## run 1
Design TNS_dec_33, start of the top module:
module TNS_dec_33(
    input wire clk,
    input wire rst_n,
    input wire [32:0] codein,
    output reg [30 - 1 : 0] dataout
    );
Size: ~910 cells after synthesis, about 30 flip-flops, roughly 65 I/O pins, ~9500 um2 of cells after synthesis.
==> flow/config.mk <==
export PLATFORM = sky130hd
export DESIGN_NAME = TNS_dec_33
export DESIGN_NICKNAME = TNS_dec_33
export VERILOG_FILES = /design/flow/design.v
export SDC_FILE = /design/flow/constraint.sdc
export NUM_CORES = 4
export LEC_CHECK = 0
export CAP_MARGIN = 20
export CELL_PAD_IN_SITES_GLOBAL_PLACEMENT = 3
export CORE_MARGIN = 10
export CORE_UTILIZATION = 40
export CTS_CLUSTER_DIAMETER = 396
export CTS_CLUSTER_SIZE = 14
export PLACE_DENSITY = 0.41
export SLEW_MARGIN = 0
export TNS_END_PERCENT = 5
==> flow/constraint.sdc <==
create_clock -name core_clock -period 12.0 [get_ports {clk}]
set_input_delay 2.4000 -clock core_clock [delete_from_list [all_inputs] [get_ports {clk}]]
set_output_delay 2.4000 -clock core_clock [all_outputs]
set_load 0.01 [all_outputs]
run.sh (not shown) runs the stock make flow with config.mk's settings and CLKGATE_MAP_FILE=.
Input changes introduced in run 2 (baseline for comparison: run 1):
- an added CORE_ASPECT_RATIO of 1.54
- a change of CAP_MARGIN from 20 to 0
- a change of CORE_MARGIN from 10 to 6
- a change of CTS_CLUSTER_DIAMETER from 396 to 99
- an added HOLD_SLACK_MARGIN of 0.13
[run 2] global-route usage rose 2.7 points relative to run 1. Run 2 vs. run 1: total number of tap cells lost about 11%; final area lost 35 um2.
[inputs] run 3 vs run 2
- a change of CORE_MARGIN from 6 to 10
- a change of CAP_MARGIN from 0 to 20
- a change of HOLD_SLACK_MARGIN from 0.13 to -0.08
- a change of CORE_ASPECT_RATIO from 1.54 to 0.5
- a change of CTS_CLUSTER_DIAMETER from 99 to 396
Run 3 vs run 2, area added between synthesis and finish went up by 0.24 points.
Relative to run 2, worst hold slack increased by 0.048 ns in run 3.
Post-CTS setup-driven buffer insertion count: run 2 vs run 3 identical
Modified inputs, run 4 compared to run 3
- removing CORE_ASPECT_RATIO (formerly 0.5)
- changing TNS_END_PERCENT from 5 to 10
- changing SLEW_MARGIN from 0 to 20
- changing CORE_MARGIN from 10 to 2
- setting ABC_AREA to 0 for the first time
- removing PLACE_DENSITY (formerly 0.41)
- changing CTS_CLUSTER_SIZE from 14 to 100
- removing CELL_PAD_IN_SITES_GLOBAL_PLACEMENT (formerly 3)
- changing CTS_CLUSTER_DIAMETER from 396 to 375
- removing HOLD_SLACK_MARGIN (formerly -0.08)
==> results <==
Compared with run 3, run 4 shows a final cell count that is 0.85% higher. Comparing run 4 against run 3, there is no change at all in chip area line of the yosys report. The higher starting density of the core came out of run 3. As far as sequential element share of the synthesized area goes, run 4 and run 3 are indistinguishable; the numbers are identical. | cell area after layout | run 3 vs run 4 | ≈ equal |. Summary of run 4 over run 3: met3 global-route usage has decreased, met2 track utilization from global routing increased 5.9 points, detailed-route wire length on metal 1 now smaller, non-clock buffer instance count of the final layout shrank by 1, number of distinct library cell variants in the gate-level netlist after synthesis about even.

TNS_dec_33 again, from the RTL that the note above started with.
// TNS_dec_33
module TNS_dec_33(
    input wire clk,
    input wire rst_n,
    input wire [32:0] codein,
    output reg [30 - 1 : 0] dataout
    );
make LEC_CHECK=0 ABC_AREA=1 CAP_MARGIN=20 CORE_MARGIN=2 CORE_UTILIZATION=72 CTS_CLUSTER_DIAMETER=29 CTS_CLUSTER_SIZE=56 HOLD_SLACK_MARGIN=0.29 MAX_ROUTING_LAYER=met5 PLACE_DENSITY_LB_ADDON=0.28 SLEW_MARGIN=20 TNS_END_PERCENT=85 finish   # period 6.48 ns
The starting point never finished: it broke off in global routing (5_1_grt).
==> next run, changes <==
==> flow/config.mk (replaced) <==
export PLATFORM = sky130hd
export DESIGN_NAME = TNS_dec_33
export DESIGN_NICKNAME = TNS_dec_33
export VERILOG_FILES = /design/flow/design.v
export SDC_FILE = /design/flow/constraint.sdc
export NUM_CORES = 4
export LEC_CHECK = 0
export ABC_AREA = 1
export CAP_MARGIN = 20
export CORE_MARGIN = 2
export CORE_UTILIZATION = 25
export SLEW_MARGIN = 20
==> flow/constraint.sdc (replaced) <==
create_clock -name core_clock -period 8.8 [get_ports {clk}]
set_input_delay 1.7600 -clock core_clock [delete_from_list [all_inputs] [get_ports {clk}]]
set_output_delay 1.7600 -clock core_clock [all_outputs]
set_load 0.01 [all_outputs]
What happened: Now the flow completed without violations; synthesized cell count stays the same; die area climbs to 2.8 times its value; area after synthesis does not change.
==> next run, changes <==
--- a/flow/config.mk
+++ b/flow/config.mk
@@ -7,6 +7,6 @@
 export LEC_CHECK = 0
-export ABC_AREA = 1
 export CAP_MARGIN = 20
+export CELL_PAD_IN_SITES_GLOBAL_PLACEMENT = 1
 export CORE_MARGIN = 2
-export CORE_UTILIZATION = 25
+export CORE_UTILIZATION = 59
 export SLEW_MARGIN = 20
==> flow/constraint.sdc (replaced) <==
create_clock -name core_clock -period 12.0 [get_ports {clk}]
set_input_delay 2.4000 -clock core_clock [delete_from_list [all_inputs] [get_ports {clk}]]
set_output_delay 2.4000 -clock core_clock [all_outputs]
set_load 0.01 [all_outputs]
The changed run passed the timing, DRC and antenna checks.
Design area went down by roughly a tenth.
Global-route usage went up by 14 points.
Worst setup slack improved by 1900 ps.
Cell count went down by a quarter to a third.
Area after synthesis went down by a few percent.
First-iteration DRC count went down by a quarter to a third.

build 3:
TNS_dec_33 again, from the RTL that the note above started with.
export LEC_CHECK = 0
export CAP_MARGIN = 15
export CELL_PAD_IN_SITES_DETAIL_PLACEMENT = 2
export CELL_PAD_IN_SITES_GLOBAL_PLACEMENT = 2
export CORE_ASPECT_RATIO = 0.78
export CORE_MARGIN = 2
export CORE_UTILIZATION = 25
export CTS_CLUSTER_SIZE = 18
export GPL_ROUTABILITY_DRIVEN = 0
export GPL_TIMING_DRIVEN = 0
export HOLD_SLACK_MARGIN = -0.06
export MAX_ROUTING_LAYER = met4
export MIN_ROUTING_LAYER = met2
export PLACE_DENSITY_LB_ADDON = 0.12
export SETUP_SLACK_MARGIN = -0.1
export SLEW_MARGIN = 20
create_clock -name core_clock -period 12.0 [get_ports {clk}]
For build 32, these inputs were changed with respect to build 3:
# build 3
export LEC_CHECK = 0
export CAP_MARGIN = 15
export CELL_PAD_IN_SITES_DETAIL_PLACEMENT = 2
export CELL_PAD_IN_SITES_GLOBAL_PLACEMENT = 2
export CORE_ASPECT_RATIO = 0.78
export CORE_MARGIN = 2
export CORE_UTILIZATION = 25
export CTS_CLUSTER_SIZE = 18
export GPL_ROUTABILITY_DRIVEN = 0
export GPL_TIMING_DRIVEN = 0
export HOLD_SLACK_MARGIN = -0.06
export MAX_ROUTING_LAYER = met4
export MIN_ROUTING_LAYER = met2
export PLACE_DENSITY_LB_ADDON = 0.12
export SETUP_SLACK_MARGIN = -0.1
export SLEW_MARGIN = 20
create_clock -name core_clock -period 12.0 [get_ports {clk}]
# build 32
export LEC_CHECK = 0
export ABC_AREA = 0
export CAP_MARGIN = 20
export CORE_ASPECT_RATIO = 0.5
export CORE_MARGIN = 6
export CORE_UTILIZATION = 61
export CTS_CLUSTER_SIZE = 10
export SLEW_MARGIN = 20
export TNS_END_PERCENT = 10
create_clock -name core_clock -period 12.0 [get_ports {clk}]
- Build 32 reached the final stage; the timing, DRC and antenna checks on its layout passed.
- Compared with build 3, in build 32 number of rows in the core area now sits lower, setup TNS comparable, global-route usage picked up an extra 0.41 points, register cell area after layout stayed essentially flat.
- Delta(final critical-path share of the clock period, build 32 - build 3) < 0
- Compared with build 3, build 32 shows die height lower by 76 µm.
- Compared build 32 vs build 3, and pre-CTS worst setup slack is up in build 32.
- The higher worst hold slack came out of build 32.
Edits applied to the flow inputs when going from build 32 to build 51:
# build 32
export LEC_CHECK = 0
export ABC_AREA = 0
export CAP_MARGIN = 20
export CORE_ASPECT_RATIO = 0.5
export CORE_MARGIN = 6
export CORE_UTILIZATION = 61
export CTS_CLUSTER_SIZE = 10
export SLEW_MARGIN = 20
export TNS_END_PERCENT = 10
create_clock -name core_clock -period 12.0 [get_ports {clk}]
# build 51
export LEC_CHECK = 0
export CAP_MARGIN = 20
export CELL_PAD_IN_SITES_GLOBAL_PLACEMENT = 3
export CORE_MARGIN = 2
export CORE_UTILIZATION = 40
export CTS_CLUSTER_DIAMETER = 396
export CTS_CLUSTER_SIZE = 98
export PLACE_DENSITY = 0.4
export SLEW_MARGIN = 0
export TNS_END_PERCENT = 5
create_clock -name core_clock -period 12.0 [get_ports {clk}]
Results
Routed wire length up 2.4 mm in build 51 wrt build 32. Die size: build 51 exceeds build 32. Core util | build 51 vs build 32 | build 51 lower. The via count reported for build 51 is higher than the one for build 32. As of build 51, total non-filler cell area in the finished layout had risen slightly compared to build 32. Compared with build 32, build 51 instantiates a larger number of standard cells. In terms of fraction of area in registers, build 51 and build 32 differ only marginally. Compare build 32 and build 51 | minimum clock period higher: build 32. Sort build 32 and build 51 by total number of placement rows, descending, and build 51 comes first.
Input-level comparison between build 29 and build 51:
# build 51
export LEC_CHECK = 0
export CAP_MARGIN = 20
export CELL_PAD_IN_SITES_GLOBAL_PLACEMENT = 3
export CORE_MARGIN = 2
export CORE_UTILIZATION = 40
export CTS_CLUSTER_DIAMETER = 396
export CTS_CLUSTER_SIZE = 98
export PLACE_DENSITY = 0.4
export SLEW_MARGIN = 0
export TNS_END_PERCENT = 5
create_clock -name core_clock -period 12.0 [get_ports {clk}]
# build 29
export LEC_CHECK = 0
export CAP_MARGIN = 20
export CELL_PAD_IN_SITES_GLOBAL_PLACEMENT = 2
export CORE_ASPECT_RATIO = 0.78
export CORE_MARGIN = 2
export CORE_UTILIZATION = 32
export CTS_CLUSTER_SIZE = 18
export SETUP_SLACK_MARGIN = -0.1
export SLEW_MARGIN = 20
create_clock -name core_clock -period 12.0 [get_ports {clk}]
As far as post-synth design cell area goes, build 29 and build 51 are indistinguishable; the numbers are identical.
Number of placed cells counting well taps, build 29 and build 51, higher one = build 29.
Build 29 vs build 51: layout filler cell count up
Fmax is higher on build 51
The standard cell with the maximum stage delay on the critical path comes out sky130_fd_sc_hd__fa_1 in one run and sky130_fd_sc_hd__clkdlybuf4s50_1 in the other, namely in build 29 and build 51 respectively.
The lower global-route wire length before repair of build 29 and build 51 is in build 51.
Inputs modified between build 29 and build 41:
# build 29
export LEC_CHECK = 0
export CAP_MARGIN = 20
export CELL_PAD_IN_SITES_GLOBAL_PLACEMENT = 2
export CORE_ASPECT_RATIO = 0.78
export CORE_MARGIN = 2
export CORE_UTILIZATION = 32
export CTS_CLUSTER_SIZE = 18
export SETUP_SLACK_MARGIN = -0.1
export SLEW_MARGIN = 20
create_clock -name core_clock -period 12.0 [get_ports {clk}]
# build 41
export LEC_CHECK = 0
export ABC_AREA = 1
export CAP_MARGIN = 20
export CORE_MARGIN = 2
export CORE_UTILIZATION = 40
export SLEW_MARGIN = 20
create_clock -name core_clock -period 12.0 [get_ports {clk}]
==> results <==
Build 41 finished every step from synthesis to the final layout, and the layout passed the timing, DRC and antenna checks. | portion of the clock cycle consumed by the worst path in the final layout | higher: build 29 |. The achievable clock frequency in build 41 was higher than what build 29 gave. Clock buffer count in the final layout delta for build 41 relative to build 29: 1 higher. [compare] base=build 29 new=build 41: fraction of met3 tracks used by global routing flat, final cell count moved up.
Edits applied to the flow inputs when going from build 41 to build 22:
# build 41
export LEC_CHECK = 0
export ABC_AREA = 1
export CAP_MARGIN = 20
export CORE_MARGIN = 2
export CORE_UTILIZATION = 40
export SLEW_MARGIN = 20
create_clock -name core_clock -period 12.0 [get_ports {clk}]
# build 22
export LEC_CHECK = 0
export ABC_AREA = 0
export CAP_MARGIN = 20
export CORE_MARGIN = 2
export CORE_UTILIZATION = 40
export CTS_CLUSTER_SIZE = 10
export SLEW_MARGIN = 20
export TNS_END_PERCENT = 10
create_clock -name core_clock -period 12.0 [get_ports {clk}]
[summary]
- Clock-buffer cell count ends up higher on build 41.
- [build 22] area fraction in full adders, half adders and majority gates rose 4.4 points relative to build 41
- Build 22 ends up with lower post-route standard cell area excluding fillers than build 41 does.
- Build 22 vs build 41, average footprint of a synthesized cell went up by 1.5 µm².
- Build 22 vs. build 41: sum of routed wire length over all layers down 13%, fraction of the yosys area taken by sequential cells up 0.51 points, synthesized cell count down about 20%, sequential share of layout area up 0.42 points.
